## ArquitecturaHybridARMIPS
module ArquitecturaHybridARMIPS(input logic clk, reset,
										  output logic [31:0] imem_addr,
										  input logic [31:0] imem_rdata,
										  output logic [31:0] mem_addr,
										  output logic dmem_we,
										  output logic [31:0] dmem_wdata,
										  input logic [31:0] dmem_rdata,
										  output logic pmem_we,
										  output logic [1:0] pmem_wdata,
										  input logic [1:0] pmem_rdata,
										  output logic rf_we,
										  output logic [3:0] rf_waddr,
										  output logic [31:0] rf_wdata);
	logic enable;
	logic [31:0] inDE, PC, DataWrite, PCalu, IOIn, outFE;
	logic [3:0] Rd;
	logic PCSrc, RegWrite;
	logic [117:0] outDE, inEXE;
	logic [74:0] outEXE, inMEM;
	logic [104:0] outMEM, inWB;
	assign enable = 1'b1;
	assign IOIn = 32'b0;
	assign imem_addr = PC;
	assign mem_addr = inMEM[31:0];
	assign dmem_we = inMEM[72];
	assign dmem_wdata = inMEM[63:32];
	assign pmem_we = inMEM[73];
	assign pmem_wdata = inMEM[33:32];
	assign rf_we = RegWrite;
  ...
For scale: roughly 840 flip-flops.
clock: 10.5 ns
lec_check: 0
cap_margin: 20
core_margin: 2
core_utilization: 58
max_routing_layer: met4
slew_margin: 20
run.sh (not shown) runs the stock make flow with config.mk's settings and CLKGATE_MAP_FILE=.
The baseline completed, yet does not pass: negative setup slack.
Change:
--- a/flow/config.mk
+++ b/flow/config.mk
@@ -6,7 +6,8 @@
 export NUM_CORES = 4
 export LEC_CHECK = 0
+export ABC_AREA = 1
 export CAP_MARGIN = 20
 export CORE_MARGIN = 2
-export CORE_UTILIZATION = 58
-export MAX_ROUTING_LAYER = met4
+export CORE_UTILIZATION = 68
+export CTS_CLUSTER_SIZE = 15
 export SLEW_MARGIN = 20
==> flow/constraint.sdc (replaced) <==
create_clock -name core_clock -period 6.33 [get_ports {clk}]
set_input_delay 1.2660 -clock core_clock [delete_from_list [all_inputs] [get_ports {clk}]]
set_output_delay 1.2660 -clock core_clock [all_outputs]
set_load 0.01 [all_outputs]
The new run finished with negative setup slack left. Global-route usage goes down by 4.1 points. Cell area came out lower by 1.9%. Die area came out lower by 17%. Synthesized cell count went up by 18%. Worst hold slack degrades by 26 ps. Sequential power goes up by 63%. First-iteration DRC count came out higher by 6.6%. Wire length falls by 19%.
Change:
--- a/flow/config.mk
+++ b/flow/config.mk
@@ -6,8 +6,7 @@
 export NUM_CORES = 4
 export LEC_CHECK = 0
-export ABC_AREA = 1
 export CAP_MARGIN = 20
 export CORE_MARGIN = 2
-export CORE_UTILIZATION = 68
-export CTS_CLUSTER_SIZE = 15
+export CORE_UTILIZATION = 71
+export CTS_CLUSTER_SIZE = 18
 export SLEW_MARGIN = 20
==> flow/constraint.sdc (replaced) <==
create_clock -name core_clock -period 12.5 [get_ports {clk}]
set_input_delay 2.5000 -clock core_clock [delete_from_list [all_inputs] [get_ports {clk}]]
set_output_delay 2.5000 -clock core_clock [all_outputs]
set_load 0.01 [all_outputs]
Result: The new run failed in 5_1_grt on GRT-0116. Area after synthesis rises by 3.3%. Synthesized cell count falls by 15%. Die size falls by 1.1%.
Change:
--- a/flow/config.mk
+++ b/flow/config.mk
@@ -7,6 +7,5 @@
 export LEC_CHECK = 0
 export CAP_MARGIN = 20
-export CORE_MARGIN = 2
-export CORE_UTILIZATION = 71
-export CTS_CLUSTER_SIZE = 18
+export CORE_MARGIN = 5
+export CORE_UTILIZATION = 40
 export SLEW_MARGIN = 20
==> flow/constraint.sdc (replaced) <==
create_clock -name core_clock -period 14.0 [get_ports {clk}]
set_input_delay 2.8000 -clock core_clock [delete_from_list [all_inputs] [get_ports {clk}]]
set_output_delay 2.8000 -clock core_clock [all_outputs]
set_load 0.01 [all_outputs]
- The changed run completed without violations
- synthesized area stays the same
- synthesized cell count does not change
- die size went up by well over a third

---

ArquitecturaHybridARMIPS again, from the RTL that the note above started with.
export LEC_CHECK = 0
export ABC_AREA = 0
export CAP_MARGIN = 20
export CELL_PAD_IN_SITES_DETAIL_PLACEMENT = 0
export CORE_ASPECT_RATIO = 1.01
export CORE_MARGIN = 2
export CORE_UTILIZATION = 61
export CTS_CLUSTER_SIZE = 77
export GPL_TIMING_DRIVEN = 1
export MAX_ROUTING_LAYER = met5
export SETUP_SLACK_MARGIN = 1.96
export SLEW_MARGIN = 20
export TNS_END_PERCENT = 20
create_clock -name core_clock -period 7.75 [get_ports {clk}]
The baseline completed, yet does not pass: negative setup slack.
==> next run, changes <==
- ABC_AREA: 0 -> default
- CELL_PAD_IN_SITES_DETAIL_PLACEMENT: 0 -> default
- CORE_ASPECT_RATIO: 1.01 -> default
- CORE_UTILIZATION: 61 -> 66
- CTS_CLUSTER_SIZE: 77 -> default
- GPL_TIMING_DRIVEN: 1 -> default
- MAX_ROUTING_LAYER: met5 -> met4
- SETUP_SLACK_MARGIN: 1.96 -> default
- TNS_END_PERCENT: 20 -> default
- clock period: 7.75 -> 11.0 ns (I/O delays scaled with it)
After rerunning:
- The new run finished but failed the layout checks on negative setup slack
- power fell by 31%
- clock skew grows by 0.011 ns
- wire length fell by 2.8%
- global-route usage increases by 4.2 points
- worst hold slack gets better by 0.0049 ns
- design area is lower by 2.6%
==> next run, changes <==
- CORE_MARGIN: 2 -> 5
- CORE_UTILIZATION: 66 -> 57
- MAX_ROUTING_LAYER: met4 -> default
- clock period: 11.0 -> 8.22 ns (I/O delays scaled with it)
Outcome:
- The changed run finished but failed the layout checks on negative setup slack
- design area goes up by 3.1%
- area after synthesis does not change
- clock skew goes down by 0.061 ns
- worst hold slack improves by 0.022 ns
- register-to-register slack gets worse by 2.8 ns
==> next run, changes <==
- CORE_MARGIN: 5 -> 2
- CORE_UTILIZATION: 57 -> 68
- CTS_CLUSTER_SIZE: default -> 31
- MAX_ROUTING_LAYER: default -> met4
- clock period: 8.22 -> 12.5 ns (I/O delays scaled with it)
This time the run died in 5_1_grt; synthesized area is unchanged; die area fell by 19%; synthesized cell count does not change.

---

== exp/maple ==
Starting RTL as in the previous note.
make LEC_CHECK=0 ABC_AREA=0 CAP_MARGIN=20 CELL_PAD_IN_SITES_DETAIL_PLACEMENT=0 CORE_ASPECT_RATIO=1.97 CORE_MARGIN=10 CORE_UTILIZATION=41 CTS_CLUSTER_DIAMETER=25 CTS_CLUSTER_SIZE=50 GPL_ROUTABILITY_DRIVEN=0 GPL_TIMING_DRIVEN=1 MAX_ROUTING_LAYER=met5 MIN_ROUTING_LAYER=met2 PLACE_DENSITY=0.77 SLEW_MARGIN=20 TNS_END_PERCENT=20 finish   # period 10.3 ns
exp/maple did not finish; a tool error ended it in 5_1_grt.
--- input diff exp/maple..exp/pepper ---
- CORE_ASPECT_RATIO changed from 1.97 to 1.01
- CORE_MARGIN changed from 10 to 2
- MIN_ROUTING_LAYER removed (was met2)
- CORE_UTILIZATION changed from 41 to 70
- GPL_ROUTABILITY_DRIVEN removed (was 0)
- CTS_CLUSTER_DIAMETER removed (was 25)
- PLACE_DENSITY removed (was 0.77)
- CTS_CLUSTER_SIZE changed from 50 to 77
- the clock period (ns, I/O delays scaled along) changed from 10.3 to 11.6
- Taking exp/maple as the reference, in exp/pepper minimum setup slack after placement increased 1.49 ns, synthesis area per yosys held steady, full die area now smaller.
- Delta (exp/pepper minus exp/maple): count of cells resized by post-cts repair went down 15, top-level I/O count about even, cell area reported after detailed placement lost 1.7%, starting density of the core went up by 29 points.
- exp/pepper: aborted in 5_1_grt (tool error)
[inputs] exp/harbor vs exp/pepper
- a deleted MAX_ROUTING_LAYER that had been met5
- a change of CORE_UTILIZATION from 70 to 40
- a deleted GPL_TIMING_DRIVEN that had been 1
- an added CTS_CLUSTER_DIAMETER of 280
- a deleted TNS_END_PERCENT that had been 20
- a deleted CELL_PAD_IN_SITES_DETAIL_PLACEMENT that had been 0
- a deleted CORE_ASPECT_RATIO that had been 1.01
- a deleted ABC_AREA that had been 0
- a deleted CTS_CLUSTER_SIZE that had been 77
- a change of the clock period (ns, I/O delays scaled along) from 11.6 to 20.8
==> results <==
- exp/harbor: done, clean on timing, DRC and antenna
- [compare] base=exp/pepper new=exp/harbor: placement row count picked up an extra about 30%, overall die area grew by 54,000 um2, post-place instance area closely matched the old numbers.
Modified inputs, exp/juniper compared to exp/harbor
- an added SETUP_SLACK_MARGIN of 1.91
- a deleted CTS_CLUSTER_DIAMETER that had been 280
- a change of CORE_UTILIZATION from 40 to 57
- a change of the clock period (ns, I/O delays scaled along) from 20.8 to 7.83
==> comparison <==
Against exp/harbor, finished layout cell area in exp/juniper came out worse.
The run showing the smaller logic gate share of total power is exp/harbor.
Comparing routed wire length for exp/juniper and exp/harbor, the smaller number came from exp/harbor.
Worst setup margin, exp/juniper and exp/harbor, lower one = exp/juniper.
Against exp/harbor, exp/juniper reports a weighted congestion at the end of routability-driven global placement that is higher.
[exp/juniper vs exp/harbor] sequential share of cell area: lower in exp/juniper
In exp/juniper the implementation completed, yet the final layout does not meet the checks, the culprit being negative setup slack.
The switching power of the nets in exp/juniper sits 190% above the value recorded for exp/harbor.

---

ArquitecturaHybridARMIPS again, from the RTL that the note above started with.
clock: 24.0 ns
lec_check: 0
cap_margin: 20
cell_pad_in_sites_global_placement: 0
core_aspect_ratio: 0.54
core_margin: 5
core_utilization: 21
cts_cluster_size: 53
gpl_routability_driven: 1
hold_slack_margin: 0.13
place_density: 0.69
setup_slack_margin: 4.69
slew_margin: 20
tns_end_percent: 50
Next try:
CELL_PAD_IN_SITES_GLOBAL_PLACEMENT = default   (was 0)
CORE_ASPECT_RATIO = default   (was 0.54)
CORE_UTILIZATION = 27   (was 21)
CTS_CLUSTER_SIZE = default   (was 53)
GPL_ROUTABILITY_DRIVEN = default   (was 1)
HOLD_SLACK_MARGIN = default   (was 0.13)
PLACE_DENSITY = default   (was 0.69)
SETUP_SLACK_MARGIN = default   (was 4.69)
TNS_END_PERCENT = default   (was 50)
clock period = 16.3 ns   (was 24.0 ns; I/O delays follow)
Result:
- die size drops by about a fifth
- worst setup slack gets worse by 6.5 ns
- core utilization grows by 6.4 points
- wire length fell by roughly a tenth
- sequential share of layout area went up by 0.76 points
- non-clock buffer count drops by 22
- design area is lower slightly
- synthesized area stays the same

---

ArquitecturaHybridARMIPS again, from the RTL that the note above started with.
clock: 20.8 ns
lec_check: 0
cap_margin: 20
cell_pad_in_sites_detail_placement: 1
core_aspect_ratio: 0.73
core_margin: 2
core_utilization: 40
cts_cluster_diameter: 280
hold_slack_margin: 0.2
slew_margin: 20
Next try:
Settings changed: CELL_PAD_IN_SITES_DETAIL_PLACEMENT 1 to unset, CORE_ASPECT_RATIO 0.73 to unset, CORE_MARGIN 2 to 5, CTS_CLUSTER_DIAMETER 280 to unset, HOLD_SLACK_MARGIN 0.2 to unset.
Clock period 20.8 ns to 13.7 ns, I/O delays scaled along.
The new run completed with no timing, DRC or antenna violations.
Flip-flop count is unchanged.
Sequential share of layout area went down by 0.11 points.
Area after synthesis is unchanged.
Design area stays flat.
Routed wire length went down by roughly a tenth.
Setup slack loses 4.1 ns.
Cell count went up slightly.
Die size went up by a few percent.
Clock skew went down by 0.027 ns.
Next try:
Settings changed: ABC_AREA set to 1, CORE_MARGIN 5 to 2, CORE_UTILIZATION 40 to 68, PLACE_DENSITY_LB_ADDON set to 0.2.
Clock period 13.7 ns to 6.33 ns, I/O delays scaled along.
What happened: This time the run finished but failed the layout checks on setup timing. Clock-buffer cell count goes down by 2. Total power goes up by 130%. Routed wire length goes down by 16%. Non-clock buffer count goes up by 171. Critical path depth goes up by 6. Clock skew goes up by 0.028 ns. Sequential share of layout area goes up by 0.44 points. Register-to-register slack is worse by 6.7 ns. Utilization goes up by 34 points. Area after synthesis goes down by 3.2%. Setup slack is worse by 6.7 ns.
Next try:
Settings changed: ABC_AREA 1 to unset, CORE_MARGIN 2 to 5, CORE_UTILIZATION 68 to 28, PLACE_DENSITY_LB_ADDON 0.2 to unset.
Clock period 6.33 ns to 13.7 ns, I/O delays scaled along.
Effect: This time the run ran to the end with no violations. Setup slack is better by 6.6 ns. Sequential power fell by 53%. Non-clock buffer count fell by 174. Clock skew fell by 0.035 ns. Worst hold slack is better by 0.0058 ns. Design area rose by 2.4%.

---

Setup of v6:
Starting RTL as in the previous note.
clock: 6.49 ns
lec_check: 0
cap_margin: 0
core_margin: 2
core_utilization: 72
place_density: 0.42
slew_margin: 20
tns_end_percent: 50
Tool error GRT-0116 stopped v6 during global routing (5_1_grt); no final results.
Input-level comparison between v7 and v6:
- changing CORE_UTILIZATION from 72 to 58
- removing PLACE_DENSITY (formerly 0.42)
- removing TNS_END_PERCENT (formerly 50)
- changing CAP_MARGIN from 0 to 20
- setting SETUP_SLACK_MARGIN to 0.87 for the first time
- changing the clock period (ns, I/O delays scaled along) from 6.49 to 8.14
Results
v7: all stages done; final checks FAILED (negative setup slack). v7 -> v6: area reported by Yosys stat delta 0, exact match. Going from v6 to v7, final weighted congestion in routability-driven placement moved down; sum of net half-perimeters after detailed placement moved up. Delta (v7 minus v6): flop and latch count out of synthesis saw little to no change, area of the placeable core climbed about 24%, width of the die shows an increase of 30 um.

---

== run 1 ==
Starting RTL as in the previous note.
## ArquitecturaHybridARMIPS
module ArquitecturaHybridARMIPS(input logic clk, reset,
										  output logic [31:0] imem_addr,
										  input logic [31:0] imem_rdata,
										  output logic [31:0] mem_addr,
										  output logic dmem_we,
										  output logic [31:0] dmem_wdata,
										  input logic [31:0] dmem_rdata,
										  output logic pmem_we,
										  output logic [1:0] pmem_wdata,
										  input logic [1:0] pmem_rdata,
										  output logic rf_we,
										  output logic [3:0] rf_waddr,
										  output logic [31:0] rf_wdata);
Settings: LEC_CHECK=0, ABC_AREA=1, CAP_MARGIN=20, CORE_MARGIN=2, CORE_UTILIZATION=72, CTS_CLUSTER_DIAMETER=26, CTS_CLUSTER_SIZE=15, HOLD_SLACK_MARGIN=0.29, PLACE_DENSITY_LB_ADDON=0.13, SETUP_SLACK_MARGIN=1.83, SLEW_MARGIN=20; clock period 6.26 ns.
Run 1: it failed during global routing, and the tool reported GRT-0232.
Inputs modified between run 1 and run 4:
-- flow/config.mk --
<<< run 1, line 8
export ABC_AREA = 1
>>> run 4, line 8
export ABC_AREA = 0
<<< run 1, line 12
export CTS_CLUSTER_DIAMETER = 26
>>> run 4, line 12
<<< run 1, line 14
export HOLD_SLACK_MARGIN = 0.29
export PLACE_DENSITY_LB_ADDON = 0.13
export SETUP_SLACK_MARGIN = 1.83
>>> run 4, line 13
==> flow/constraint.sdc <==
create_clock -name core_clock -period 7.48 [get_ports {clk}]
set_input_delay 1.4960 -clock core_clock [delete_from_list [all_inputs] [get_ports {clk}]]
set_output_delay 1.4960 -clock core_clock [all_outputs]
set_load 0.01 [all_outputs]
--- outcome ---
- None of the runs run 4 and run 1 ends with a clean layout.
- What ended run 1 was a tool error in global routing; the run never finished.
- The synthesized cell count in run 1 is 1.18 times that in run 4.
- The number of post-CTS setup repair buffers on run 4 is in line with that on run 1.
- Per the comparison of run 4 with run 1, area fraction in full adders, half adders and majority gates did not really move, placement row count went up, post-synthesis chip area from yosys went up.
- Number of buffers on the longest clock path came out exactly the same in run 4 and run 1.
- Run 4: total clock buffers created by CTS 99 below run 1
- Die size (higher): run 4
- Comparing run 4 and run 1, the lower post-placement cell count was measured on run 4.
- Against run 1, detailed placer's ending HPWL in run 4 rose by more than 10%.
- Cmp run 4 vs run 1: per-instance average area after synthesis higher in run 4

---

ArquitecturaHybridARMIPS again, from the RTL that the note above started with.
export LEC_CHECK = 0
export CAP_MARGIN = 20
export CORE_MARGIN = 2
export CORE_UTILIZATION = 72
export CTS_CLUSTER_SIZE = 49
export MAX_ROUTING_LAYER = met4
export PLACE_DENSITY_LB_ADDON = 0.01
export SETUP_SLACK_MARGIN = 4.12
export SLEW_MARGIN = 20
export TNS_END_PERCENT = 5
create_clock -name core_clock -period 13.9 [get_ports {clk}]
The baseline did not get past global routing (5_1_grt), error GRT-0232.
Edit:
Settings changed: CORE_UTILIZATION 72 to 70, CTS_CLUSTER_SIZE 49 to default, PLACE_DENSITY_LB_ADDON 0.01 to default, SETUP_SLACK_MARGIN 4.12 to 0.21, TNS_END_PERCENT 5 to default.
Clock period 13.9 ns to 11.0 ns, I/O delays scaled along.
Outcome: The new run stopped in global routing (5_1_grt). Die area grows by 2.8%. Synthesized cell count is unchanged. Area after synthesis does not change.
Edit:
Settings changed: CORE_UTILIZATION 70 to 66, CTS_CLUSTER_SIZE from default to 61, SETUP_SLACK_MARGIN 0.21 to default.
Clock period 11.0 ns to 12.5 ns, I/O delays scaled along.
=> The changed run stopped in global routing (5_1_grt) on ODB-0269; area after synthesis stays the same; synthesized cell count is unchanged; die size rose by a few percent.
Edit:
Settings changed: CTS_CLUSTER_SIZE 61 to 52, SETUP_SLACK_MARGIN from default to 1.95, TNS_END_PERCENT from default to 5.
Clock period 12.5 ns to 7.59 ns, I/O delays scaled along.
The new run did not get past global routing (5_1_grt).
Synthesized cell count is unchanged.
Area after synthesis stays the same.
Die size is unchanged.
Power is estimated from default activity; no workload was simulated.
